Design udp_ipv4_tx, start of the top module:
module udp_ipv4_tx (
    input  wire             ap_clk,
    input  wire             ap_rst_n,
    input  wire  [31:0]     my_ip_addr,
    input  wire   [7:0]     ip_protocol,
    input  wire             s_axis_tx_meta_tvalid,
    output wire             s_axis_tx_meta_tready,
    input  wire [255:0]     s_axis_tx_meta_tdata,
    input  wire             s_axis_tx_data_tvalid,
    output wire             s_axis_tx_data_tready,
    input  wire  [63:0]     s_axis_tx_data_tdata,
    input  wire   [7:0]     s_axis_tx_data_tkeep,
    input  wire             s_axis_tx_data_tlast,
    output wire             m_axis_tx_data_tvalid,
    input  wire             m_axis_tx_data_tready,
    output wire   [63:0]    m_axis_tx_data_tdata,
    output wire    [7:0]    m_axis_tx_data_tkeep,
    output wire             m_axis_tx_data_tlast,
    output wire   [31:0]    datagrams_transmitted
);
make LEC_CHECK=0 ABC_AREA=1 CAP_MARGIN=20 CELL_PAD_IN_SITES_DETAIL_PLACEMENT=0 CELL_PAD_IN_SITES_GLOBAL_PLACEMENT=0 CORE_ASPECT_RATIO=1.24 CORE_MARGIN=2 CORE_UTILIZATION=58 CTS_CLUSTER_DIAMETER=292 CTS_CLUSTER_SIZE=17 MAX_ROUTING_LAYER=met5 MIN_ROUTING_LAYER=met1 PLACE_DENSITY_LB_ADDON=0.26 SLEW_MARGIN=20 finish   # period 2.59 ns
run.sh (not shown) runs the stock make flow with config.mk's settings and CLKGATE_MAP_FILE=.
The starting point reached the layout checks and failed them: negative setup slack.
Change:
- CORE_UTILIZATION: 58 -> 70
- CTS_CLUSTER_SIZE: 17 -> default
- SETUP_SLACK_MARGIN: default -> -0.09
- clock period: 2.59 -> 1.82 ns (I/O delays scaled with it)
The new run never finished: it broke off in 5_1_grt with DPL-0038.
Area after synthesis stays the same.
Die size is lower by 17%.
Synthesized cell count is unchanged.
Change:
- ABC_AREA: 1 -> default
- CELL_PAD_IN_SITES_GLOBAL_PLACEMENT: 0 -> 2
- CORE_UTILIZATION: 70 -> 34
- SETUP_SLACK_MARGIN: -0.09 -> default
- clock period: 1.82 -> 3.08 ns (I/O delays scaled with it)
What happened:
- The changed run ran to the end with violations: negative setup slack
- die size climbs by 100%
- synthesized area climbs by 0.56%
- synthesized cell count drops by 7.1%
Change:
- CELL_PAD_IN_SITES_GLOBAL_PLACEMENT: 2 -> 0
- CORE_UTILIZATION: 34 -> 70
- SETUP_SLACK_MARGIN: default -> 0.46
- clock period: 3.08 -> 1.95 ns (I/O delays scaled with it)
=> This time the run aborted during 5_1_grt with DPL-0038. Die size drops by 51%. Synthesized cell count does not change. Synthesized area stays the same.

* * *

== build 64 ==
Starting RTL as in the previous note.
==> flow/config.mk <==
export PLATFORM = sky130hd
export DESIGN_NAME = udp_ipv4_tx
export DESIGN_NICKNAME = udp_ipv4_tx
export VERILOG_FILES = /design/flow/design.v
export SDC_FILE = /design/flow/constraint.sdc
export NUM_CORES = 4
export LEC_CHECK = 0
export CAP_MARGIN = 20
export CORE_MARGIN = 2
export CORE_UTILIZATION = 72
export CTS_CLUSTER_DIAMETER = 210
export PLACE_DENSITY = 0.35
export SETUP_SLACK_MARGIN = 0.34
export SLEW_MARGIN = 20
==> flow/constraint.sdc <==
create_clock -name core_clock -period 1.17 [get_ports {ap_clk}]
set_input_delay 0.2340 -clock core_clock [delete_from_list [all_inputs] [get_ports {ap_clk}]]
set_output_delay 0.2340 -clock core_clock [all_outputs]
set_load 0.01 [all_outputs]
Build 64 did not finish: a tool error stopped it during 4_1_cts.
Modified inputs, build 31 compared to build 64
Settings: SETUP_SLACK_MARGIN: 0.34 -> unset; PLACE_DENSITY: 0.35 -> 0.6; CTS_CLUSTER_DIAMETER: 210 -> unset; CORE_UTILIZATION: 72 -> 44; the clock period (ns, I/O delays scaled along): 1.17 -> 3.07.
--- outcome ---
- Build 31 -> stages 100% | layout checks FAIL | negative setup slack
- In the floorplan summary, build 31 is listed with a die area greater than that of build 64.
- Status: synthesized instance count parity (build 64, build 31)
- Reported for build 31 and build 64, and-or/or-and share of the synthesized area turned out identical to the last digit.
- Diff build 64 -> build 31: pre-CTS worst setup slack went up; placed instance count now larger; core region area now larger; count of standard-cell rows shows an increase of 29%.
- Build 31: total cell area at the placement stage is about 6% lower than what build 64 reported.
- Measured against build 31, the vertical die dimension of build 64 comes out at 0.79 times the reference value.
--- input diff build 31..build 11 ---
Settings: CORE_UTILIZATION now 40, was 44; the clock period (ns, I/O delays scaled along) now 4.33, was 3.07.
Results
Build 11 completed end to end with timing, DRC and antenna clean.
When build 11 is measured against build 31, its power in combinational cells turns out about 47% lower.
The utilization in build 11 sits 8.6 points below the value recorded for build 31.
Height of the die (higher): build 11
Required time reported for the critical path endpoint (lower): build 31
Overall fraction of global-route tracks in use: build 11 vs build 31 down 3.2 points
Changes in build 34 relative to build 11:
Settings: a change of CORE_UTILIZATION from 40 to 66; an added SETUP_SLACK_MARGIN of 0.61; an added CTS_CLUSTER_SIZE of 50; a change of the clock period (ns, I/O delays scaled along) from 4.33 to 2.71.
Ran to the end and failed final checks on negative setup slack: build 34. Non-clock buffer count: build 34 higher than build 11. Diff build 11 -> build 34: area occupied by registers has remained practically unchanged, summed area of non-filler cells in the final layout went up by 0.0018 mm2. Cmp build 34 and build 11 / wire length of the first global-routing pass / higher: build 34. Build 34: total sequential power about 60% above build 11. From build 11 to build 34 the numbers moved as follows: total wirelength of the detailed-routed design now sits higher; met2 usage now sits higher; largest fanout on the critical path now sits lower. Build 34 vs build 11, period utilization went up by 33 points.

* * *

## v20
Starting RTL as in the previous note.
make LEC_CHECK=0 ABC_AREA=1 CAP_MARGIN=20 CELL_PAD_IN_SITES_DETAIL_PLACEMENT=2 CORE_ASPECT_RATIO=0.56 CORE_MARGIN=2 CORE_UTILIZATION=40 CTS_CLUSTER_DIAMETER=161 CTS_CLUSTER_SIZE=12 GPL_ROUTABILITY_DRIVEN=0 GPL_TIMING_DRIVEN=0 MAX_ROUTING_LAYER=met5 SLEW_MARGIN=35 TNS_END_PERCENT=90 finish   # period 5.82 ns
diff inputs: v20 => v41
- a deleted CTS_CLUSTER_DIAMETER that had been 161
- an added PLACE_DENSITY of 0.6
- a deleted CELL_PAD_IN_SITES_DETAIL_PLACEMENT that had been 2
- a deleted CORE_ASPECT_RATIO that had been 0.56
- a deleted GPL_ROUTABILITY_DRIVEN that had been 0
- a deleted GPL_TIMING_DRIVEN that had been 0
- a deleted TNS_END_PERCENT that had been 90
- a deleted ABC_AREA that had been 1
- a deleted CTS_CLUSTER_SIZE that had been 12
- a deleted MAX_ROUTING_LAYER that had been met5
- a change of SLEW_MARGIN from 35 to 20
- a change of the clock period (ns, I/O delays scaled along) from 5.82 to 5.0
--- outcome ---
Peak supply drop: v41 vs v20 down about 18%
Lower worst path setup slack after routing goes to v41 over v20.
X dimension of the die went down by more than 10% going from v20 to v41.
Combinational share of cell area up 1.8 points in v41 wrt v20
Core utilization across v20 and v41: no real change.
Between v41 and v20, it is v41 whose total clock buffers created by CTS is higher, by about 20%.
Looking at wire length of the first global-routing pass, v41 sits 47% below v20.
Per the comparison of v41 with v20, clock period minus worst slack -0.48 ns; post-synth area from yosys stat +0.56%.
The inputs of v42 differ from those of v41 as listed below.
- an added PLACE_DENSITY_LB_ADDON of 0.25
- a deleted PLACE_DENSITY that had been 0.6
- a change of CORE_UTILIZATION from 40 to 47
- an added CELL_PAD_IN_SITES_DETAIL_PLACEMENT of 1
- an added CORE_ASPECT_RATIO of 0.57
- a change of CORE_MARGIN from 2 to 7
- an added GPL_TIMING_DRIVEN of 0
- an added CTS_CLUSTER_DIAMETER of 350
--- outcome ---
Cmp v42 vs v41: final-layout clock buffer total lower in v42. Higher area enclosed by the die boundary goes to v41 over v42. Re number of tap cells inserted: v41 was higher than v42. v41 → v42: detailed-route wire length now sits higher; wire length of the first global-routing pass now sits higher; overall via count from detail_route now sits higher; total design power now sits lower. Non-clock buffering overhead in the final layout (lower): v41.

* * *

Setup of run A:
udp_ipv4_tx again, from the RTL that the note above started with.
==> flow/config.mk <==
export PLATFORM = sky130hd
export DESIGN_NAME = udp_ipv4_tx
export DESIGN_NICKNAME = udp_ipv4_tx
export VERILOG_FILES = /design/flow/design.v
export SDC_FILE = /design/flow/constraint.sdc
export NUM_CORES = 4
export LEC_CHECK = 0
export CAP_MARGIN = 20
export CORE_MARGIN = 2
export CORE_UTILIZATION = 40
export MAX_ROUTING_LAYER = met4
export SETUP_SLACK_MARGIN = -0.27
export SLEW_MARGIN = 35
export TNS_END_PERCENT = 90
==> flow/constraint.sdc <==
create_clock -name core_clock -period 6.34 [get_ports {ap_clk}]
set_input_delay 1.2680 -clock core_clock [delete_from_list [all_inputs] [get_ports {ap_clk}]]
set_output_delay 1.2680 -clock core_clock [all_outputs]
set_load 0.01 [all_outputs]
Modified inputs, run B compared to run A
- TNS_END_PERCENT removed (was 90)
- SETUP_SLACK_MARGIN removed (was -0.27)
- CTS_CLUSTER_SIZE newly set to 52
- CORE_UTILIZATION changed from 40 to 65
- MAX_ROUTING_LAYER removed (was met4)
- SLEW_MARGIN changed from 35 to 20
- the clock period (ns, I/O delays scaled along) changed from 6.34 to 3.25
==> comparison <==
[run B] flow finished | final checks: failed | reasons: negative setup slack
Fraction of power consumed by combinational cells in run B is 3.0 points above run A.
Relative to run A, power per standard cell area increased by 290 nW/µm² in run B.
Between run A and run B, the instance tally after logic synthesis does not differ in any meaningful way.
The lower data arrival time of the worst path of run B and run A is in run B.
Run B: global-route usage higher than run A
Sort run B and run A by fmax asc -> top: run A
Going from run A to run B, sum of met2 wire segment lengths after detailed routing moved down; number of global-route vias before repair now larger; final instance area has increased.
For run C, these inputs were changed with respect to run B:
- CORE_UTILIZATION now 29, was 65
- PLACE_DENSITY now 0.6, previously not set
- CTS_CLUSTER_SIZE no longer set, was 52
- the clock period (ns, I/O delays scaled along) now 6.19, was 3.25
==> comparison <==
Across both runs, final critical path time including I/O delays and setup was higher for run C than for run B.
Comparing run B and run C, the lower largest driver fanout on the critical path is on run B.
What run B reported for final wirelength has to be multiplied by 1.07 to get the figure for run C.
Clock skew came out higher on run C than on run B.
Summary of run B and run C: one run falls short of a clean finish, namely run B.
On run C: number of iterations in the first detailed-routing pass is 1 higher than what run B gave.
Relative to run B, die area has gone up in run C.
Run C: number of global-route vias before repair lower than run B
Total net switching power, run B and run C: higher on run B
Diff run B -> run C: design area moved down, detailed-route vias per instance lower, worst relative slew slack down 1.5 points.

* * *

udp_ipv4_tx again, from the RTL that the note above started with.
clock: 5.82 ns
lec_check: 0
abc_area: 1
cap_margin: 20
cell_pad_in_sites_detail_placement: 2
core_aspect_ratio: 0.56
core_margin: 2
core_utilization: 40
cts_cluster_size: 41
gpl_routability_driven: 0
gpl_timing_driven: 0
max_routing_layer: met5
setup_slack_margin: 0.89
slew_margin: 35
tns_end_percent: 90
Rerun with:
==> flow/config.mk (replaced) <==
export PLATFORM = sky130hd
export DESIGN_NAME = udp_ipv4_tx
export DESIGN_NICKNAME = udp_ipv4_tx
export VERILOG_FILES = /design/flow/design.v
export SDC_FILE = /design/flow/constraint.sdc
export NUM_CORES = 4
export LEC_CHECK = 0
export CAP_MARGIN = 20
export CELL_PAD_IN_SITES_DETAIL_PLACEMENT = 2
export CORE_MARGIN = 2
export CORE_UTILIZATION = 47
export CTS_CLUSTER_DIAMETER = 350
export GPL_TIMING_DRIVEN = 0
export PLACE_DENSITY_LB_ADDON = 0.25
export SLEW_MARGIN = 20
==> flow/constraint.sdc (replaced) <==
create_clock -name core_clock -period 5.0 [get_ports {ap_clk}]
set_input_delay 1.0000 -clock core_clock [delete_from_list [all_inputs] [get_ports {ap_clk}]]
set_output_delay 1.0000 -clock core_clock [all_outputs]
set_load 0.01 [all_outputs]
What happened:
- With this change the flow ended with an error in detailed placement on DPL-0033
- synthesized area rose by about 0.56%
- die area drops by 14%
- synthesized cell count is lower by about 7%
Rerun with:
==> flow/config.mk (replaced) <==
export PLATFORM = sky130hd
export DESIGN_NAME = udp_ipv4_tx
export DESIGN_NICKNAME = udp_ipv4_tx
export VERILOG_FILES = /design/flow/design.v
export SDC_FILE = /design/flow/constraint.sdc
export NUM_CORES = 4
export LEC_CHECK = 0
export ABC_AREA = 1
export CAP_MARGIN = 20
export CORE_MARGIN = 2
export CORE_UTILIZATION = 56
export PLACE_DENSITY = 0.38
export SLEW_MARGIN = 20
==> flow/constraint.sdc (replaced) <==
create_clock -name core_clock -period 3.07 [get_ports {ap_clk}]
set_input_delay 0.6140 -clock core_clock [delete_from_list [all_inputs] [get_ports {ap_clk}]]
set_output_delay 0.6140 -clock core_clock [all_outputs]
set_load 0.01 [all_outputs]
The new run produced a clean layout.
Synthesized cell count goes up by 7.6%.
Synthesized area falls by 0.55%.
Die size shrinks by 16%.

* * *

Starting RTL as in the previous note.
export LEC_CHECK = 0
export ABC_AREA = 1
export CAP_MARGIN = 20
export CELL_PAD_IN_SITES_DETAIL_PLACEMENT = 0
export CELL_PAD_IN_SITES_GLOBAL_PLACEMENT = 0
export CORE_ASPECT_RATIO = 1.24
export CORE_MARGIN = 2
export CORE_UTILIZATION = 70
export CTS_CLUSTER_DIAMETER = 292
export MAX_ROUTING_LAYER = met5
export MIN_ROUTING_LAYER = met1
export PLACE_DENSITY_LB_ADDON = 0.26
export SETUP_SLACK_MARGIN = 0.33
export SLEW_MARGIN = 20
create_clock -name core_clock -period 1.77 [get_ports {ap_clk}]
The baseline died in 5_1_grt.
Then changed:
ABC_AREA = not set   (was 1)
CORE_UTILIZATION = 68   (was 70)
CTS_CLUSTER_SIZE = 19   (was not set)
PLACE_DENSITY_LB_ADDON = not set   (was 0.26)
SETUP_SLACK_MARGIN = not set   (was 0.33)
clock period = 3.08 ns   (was 1.77 ns; I/O delays follow)
The changed run finished but failed the layout checks on setup timing.
Synthesized area rises by 0.56%.
Synthesized cell count is lower by 7.1%.
Die size went up by 3.4%.
Then changed:
ABC_AREA = 1   (was not set)
CORE_UTILIZATION = 72   (was 68)
CTS_CLUSTER_DIAMETER = 29   (was 292)
CTS_CLUSTER_SIZE = 17   (was 19)
HOLD_SLACK_MARGIN = 0.3   (was not set)
PLACE_DENSITY_LB_ADDON = 0.26   (was not set)
SETUP_SLACK_MARGIN = 0.77   (was not set)
clock period = 2.62 ns   (was 3.08 ns; I/O delays follow)
=>
- Now the flow failed in 4_1_cts on DPL-0038
- die size came out lower by a few percent
- synthesized area came out lower slightly
- synthesized cell count came out higher by a little under a tenth
Then changed:
CORE_ASPECT_RATIO = 0.94   (was 1.24)
CORE_UTILIZATION = 69   (was 72)
CTS_CLUSTER_DIAMETER = 292   (was 29)
HOLD_SLACK_MARGIN = not set   (was 0.3)
PLACE_DENSITY_LB_ADDON = not set   (was 0.26)
SETUP_SLACK_MARGIN = not set   (was 0.77)
clock period = 2.59 ns   (was 2.62 ns; I/O delays follow)
Outcome: The changed run finished with setup timing left. Synthesized cell count is unchanged. Die area goes up by 4.2%. Synthesized area does not change.

* * *

Starting RTL as in the previous note.
==> flow/config.mk <==
export PLATFORM = sky130hd
export DESIGN_NAME = udp_ipv4_tx
export DESIGN_NICKNAME = udp_ipv4_tx
export VERILOG_FILES = /design/flow/design.v
export SDC_FILE = /design/flow/constraint.sdc
export NUM_CORES = 4
export LEC_CHECK = 0
export CAP_MARGIN = 20
export CORE_MARGIN = 2
export CORE_UTILIZATION = 56
export PLACE_DENSITY = 0.6
export SLEW_MARGIN = 20
==> flow/constraint.sdc <==
create_clock -name core_clock -period 2.65 [get_ports {ap_clk}]
set_input_delay 0.5300 -clock core_clock [delete_from_list [all_inputs] [get_ports {ap_clk}]]
set_output_delay 0.5300 -clock core_clock [all_outputs]
set_load 0.01 [all_outputs]
The baseline produced a layout that fails on negative setup slack.
Change:
- ABC_AREA: unset -> 1
- CORE_UTILIZATION: 56 -> 68
- CTS_CLUSTER_SIZE: unset -> 96
- PLACE_DENSITY: 0.6 -> 0.38
- clock period: 2.65 -> 4.1 ns (I/O delays scaled with it)
The new run finished with timing, DRC and antenna clean.
Power came out lower by about 37%.
First-iteration DRC count came out higher by about 30%.
Combinational power came out lower by 41%.
Non-clock buffer count came out lower by 153.
Area after synthesis came out lower by 0.55%.
Utilization came out higher by 8.8 points.
Change:
- ABC_AREA: 1 -> unset
- CORE_UTILIZATION: 68 -> 27
- CTS_CLUSTER_SIZE: 96 -> unset
- PLACE_DENSITY: 0.38 -> 0.6
- clock period: 4.1 -> 4.33 ns (I/O delays scaled with it)
The changed run produced a clean layout.
Worst setup slack gets better by 0.21 ns.
Final area came out higher by 5.7%.
Register-to-register slack gets better by 0.21 ns.
Cell count rises by 16%.
Sequential power drops by 6.7%.
Non-clock buffer count went up by 13.
Routed wire length climbs by 5.1%.
Change:
- CORE_UTILIZATION: 27 -> 72
- CTS_CLUSTER_SIZE: unset -> 50
- SETUP_SLACK_MARGIN: unset -> -0.23
- clock period: 4.33 -> 3.34 ns (I/O delays scaled with it)
- With this change the flow produced a layout that fails on negative setup slack
- combinational power climbs by 49%
- synthesized cell count does not change
- worst setup slack gets worse by 0.51 ns
- sequential share of layout area went up by 1.4 points
- via count came out higher by 18%
- synthesized area does not change
- register-to-register slack loses 0.51 ns
- sequential cell count stays the same
- fmax rises by 14%
- total power rises by 23%
- design area went down by 3.1%
Change:
- CORE_UTILIZATION: 72 -> 40
- CTS_CLUSTER_SIZE: 50 -> unset
- SETUP_SLACK_MARGIN: -0.23 -> 0.44
- clock period: 3.34 -> 4.33 ns (I/O delays scaled with it)
After rerunning: This time the run passed the timing, design-rule and antenna checks; utilization drops by 40 points; total power drops by about 20%; critical path depth stays the same; first-iteration DRC count drops by 56%; worst setup slack is better by 0.77 ns; sequential share of layout area drops by 0.65 points; die area climbs by 78%; clock-buffer cell count climbs by 27; fmax drops by about 6%.
Power and IR drop assume default switching activity.
